==> inputs of run a <==
Design processing_fsm, start of the top module:
module processing_fsm(clock, reset, start_signal, size, done, 
                            buf_0_write_en, buf_1_write_en, error_buf_write_en,
                            buf_0_w_data, buf_1_w_data, error_mem_w_data,
                            buf_0_r_data, buf_1_r_data, error_mem_r_data,
                            buf_0_addr, buf_1_addr, error_mem_addr, buf_sel);
==> flow/config.mk <==
export PLATFORM = sky130hd
export DESIGN_NAME = processing_fsm
export DESIGN_NICKNAME = processing_fsm
export VERILOG_FILES = /design/flow/design.v
export SDC_FILE = /design/flow/constraint.sdc
export NUM_CORES = 4
export LEC_CHECK = 0
export ABC_AREA = 0
export CAP_MARGIN = 40
export CELL_PAD_IN_SITES_DETAIL_PLACEMENT = 1
export CORE_ASPECT_RATIO = 0.54
export CORE_MARGIN = 2
export CORE_UTILIZATION = 47
export CTS_CLUSTER_SIZE = 68
export GPL_ROUTABILITY_DRIVEN = 0
export HOLD_SLACK_MARGIN = 0.04
export MAX_ROUTING_LAYER = met4
export MIN_ROUTING_LAYER = met2
export SLEW_MARGIN = 20
export TNS_END_PERCENT = 80
==> flow/constraint.sdc <==
create_clock -name core_clock -period 7.0 [get_ports {clock}]
set_input_delay 1.4000 -clock core_clock [delete_from_list [all_inputs] [get_ports {clock}]]
set_output_delay 1.4000 -clock core_clock [all_outputs]
set_load 0.01 [all_outputs]
run.sh (not shown) runs the stock make flow with config.mk's settings and CLKGATE_MAP_FILE=.
==> inputs of run b, as changes to run a <==
==> flow/config.mk (replaced) <==
export PLATFORM = sky130hd
export DESIGN_NAME = processing_fsm
export DESIGN_NICKNAME = processing_fsm
export VERILOG_FILES = /design/flow/design.v
export SDC_FILE = /design/flow/constraint.sdc
export NUM_CORES = 4
export LEC_CHECK = 0
export CAP_MARGIN = 20
export CORE_MARGIN = 2
export CORE_UTILIZATION = 19
export CTS_CLUSTER_SIZE = 55
export SLEW_MARGIN = 20
==> inputs of run c, as changes to run a <==
==> flow/config.mk (replaced) <==
export PLATFORM = sky130hd
export DESIGN_NAME = processing_fsm
export DESIGN_NICKNAME = processing_fsm
export VERILOG_FILES = /design/flow/design.v
export SDC_FILE = /design/flow/constraint.sdc
export NUM_CORES = 4
export LEC_CHECK = 0
export CAP_MARGIN = 20
export CORE_MARGIN = 2
export CORE_UTILIZATION = 58
export CTS_CLUSTER_DIAMETER = 40
export SLEW_MARGIN = 20
export TNS_END_PERCENT = 15
==> flow/constraint.sdc (replaced) <==
create_clock -name core_clock -period 5.0 [get_ports {clock}]
set_input_delay 1.0000 -clock core_clock [delete_from_list [all_inputs] [get_ports {clock}]]
set_output_delay 1.0000 -clock core_clock [all_outputs]
set_load 0.01 [all_outputs]
==> reports/qor.yml <==
fp-utilization_pct: 19.2
grtUsageMet3_pct: 1.72
hpwl_um: 53500
rows: 127
outcome: "finished clean"
post_dp_cell_area_um2: 25600
globalRouteMet1Util_pct: 13.7
That was run b.
==> reports/qor.yml <==
outcome: "aborted with a tool error"
grtUsageMet3_pct: 79.7
globalRouteMet1Util_pct: 0
post_dp_cell_area_um2: 24400
chipWidth_um: 305
stop_stage: "5_1_grt"
first-error: "[ERROR GRT-0116] Global routing finished with congestion. Check the congestion regions in the DRC Viewer."
hpwl_um: 61100
That was run a.
==> reports/qor.yml <==
ys_ff: 248
rows: 72
hpwl_um: 49500
post_dp_cell_area_um2: 24700
overflow: 0
outcome: "finished clean"
globalRouteMet1Util_pct: 40.6
maxSlewHeadroom_pct: 26.7
That was run c.

* * *

==> inputs of 11-16 <==
processing_fsm again, from the RTL that the note above started with.
clock: 4.34 ns
lec_check: 0
abc_area: 1
cap_margin: 0
core_aspect_ratio: 0.92
core_margin: 2
core_utilization: 72
cts_cluster_diameter: 42
gpl_timing_driven: 1
max_routing_layer: met5
min_routing_layer: met1
place_density_lb_addon: 0.27
setup_slack_margin: 0.09
slew_margin: 20
tns_end_percent: 70
==> 12-15: changes against 11-16 <==
Settings changed: ABC_AREA 1 to not set, CAP_MARGIN 0 to 20, CORE_ASPECT_RATIO 0.92 to not set, CTS_CLUSTER_DIAMETER 42 to not set, PLACE_DENSITY set to 0.78, PLACE_DENSITY_LB_ADDON 0.27 to not set, SETUP_SLACK_MARGIN 0.09 to -0.13, TNS_END_PERCENT 70 to 10.
==> flow/constraint.sdc (replaced) <==
create_clock -name core_clock -period 4.46 [get_ports {clock}]
set_input_delay 0.8920 -clock core_clock [delete_from_list [all_inputs] [get_ports {clock}]]
set_output_delay 0.8920 -clock core_clock [all_outputs]
set_load 0.01 [all_outputs]
==> 05-14: changes against 11-16 <==
Settings changed: CAP_MARGIN 0 to 20, CORE_ASPECT_RATIO 0.92 to not set, CTS_CLUSTER_DIAMETER 42 to not set, GPL_TIMING_DRIVEN 1 to not set, MAX_ROUTING_LAYER met5 to not set, MIN_ROUTING_LAYER met1 to not set, PLACE_DENSITY set to 0.42, PLACE_DENSITY_LB_ADDON 0.27 to not set, SETUP_SLACK_MARGIN 0.09 to 0.37, TNS_END_PERCENT 70 to 20.
==> flow/constraint.sdc (replaced) <==
create_clock -name core_clock -period 4.59 [get_ports {clock}]
set_input_delay 0.9180 -clock core_clock [delete_from_list [all_inputs] [get_ports {clock}]]
set_output_delay 0.9180 -clock core_clock [all_outputs]
set_load 0.01 [all_outputs]
==> qor summary <==
| item | 11-16 | 12-15 | 05-14 |
|---|---|---|---|
| Cell Count Post-Placement | 3508 | 2873 | 3488 |
| CTS HTree Levels | 2 | 1 | 1 |
| Synth mux share | 0.000428 | 0.107 | 0.000428 |
| Outcome | complete, but fails checks | complete, but fails checks | finished clean |
| Violated checks | setup timing | setup timing | - |
| Post-Route M1 WL | 27300 microns | 24300 microns | 26700 microns |
| Worst flop-to-flop path startpoint | sw_pixel[2] | n_pixel[4] | sw_pixel[3] |
| Violation tally from detailed-route iteration zero | 3449 | 1822 | 3068 |
| Pre-Repair DR Iteration Count | 12 | 6 | 8 |
| Post CTS Setup Buffer Count | 5 | 2 | 24 |
| Num rows | 63 | 65 | 66 |
| Worst-case hold slack | 0.305 ns | 0.349 ns | 0.308 ns |
| Cell count in the Yosys report | 2974 | 2352 | 2974 |
| Critical Path Sink | sum[4] | sum[4] | sum[3] |
| CP Launch Point | sw_pixel[2] | n_pixel[4] | sw_pixel[3] |
| Final setup viols | 8 | 7 | 0 |
| Portion of synthesized cell area occupied by the leading cell type | 0.263 | 0.267 | 0.263 |
| Via count | 23.8k | 19.1k | 22.9k |
| Pin count of the biggest net entering global routing | 84 | 87 | 105 |
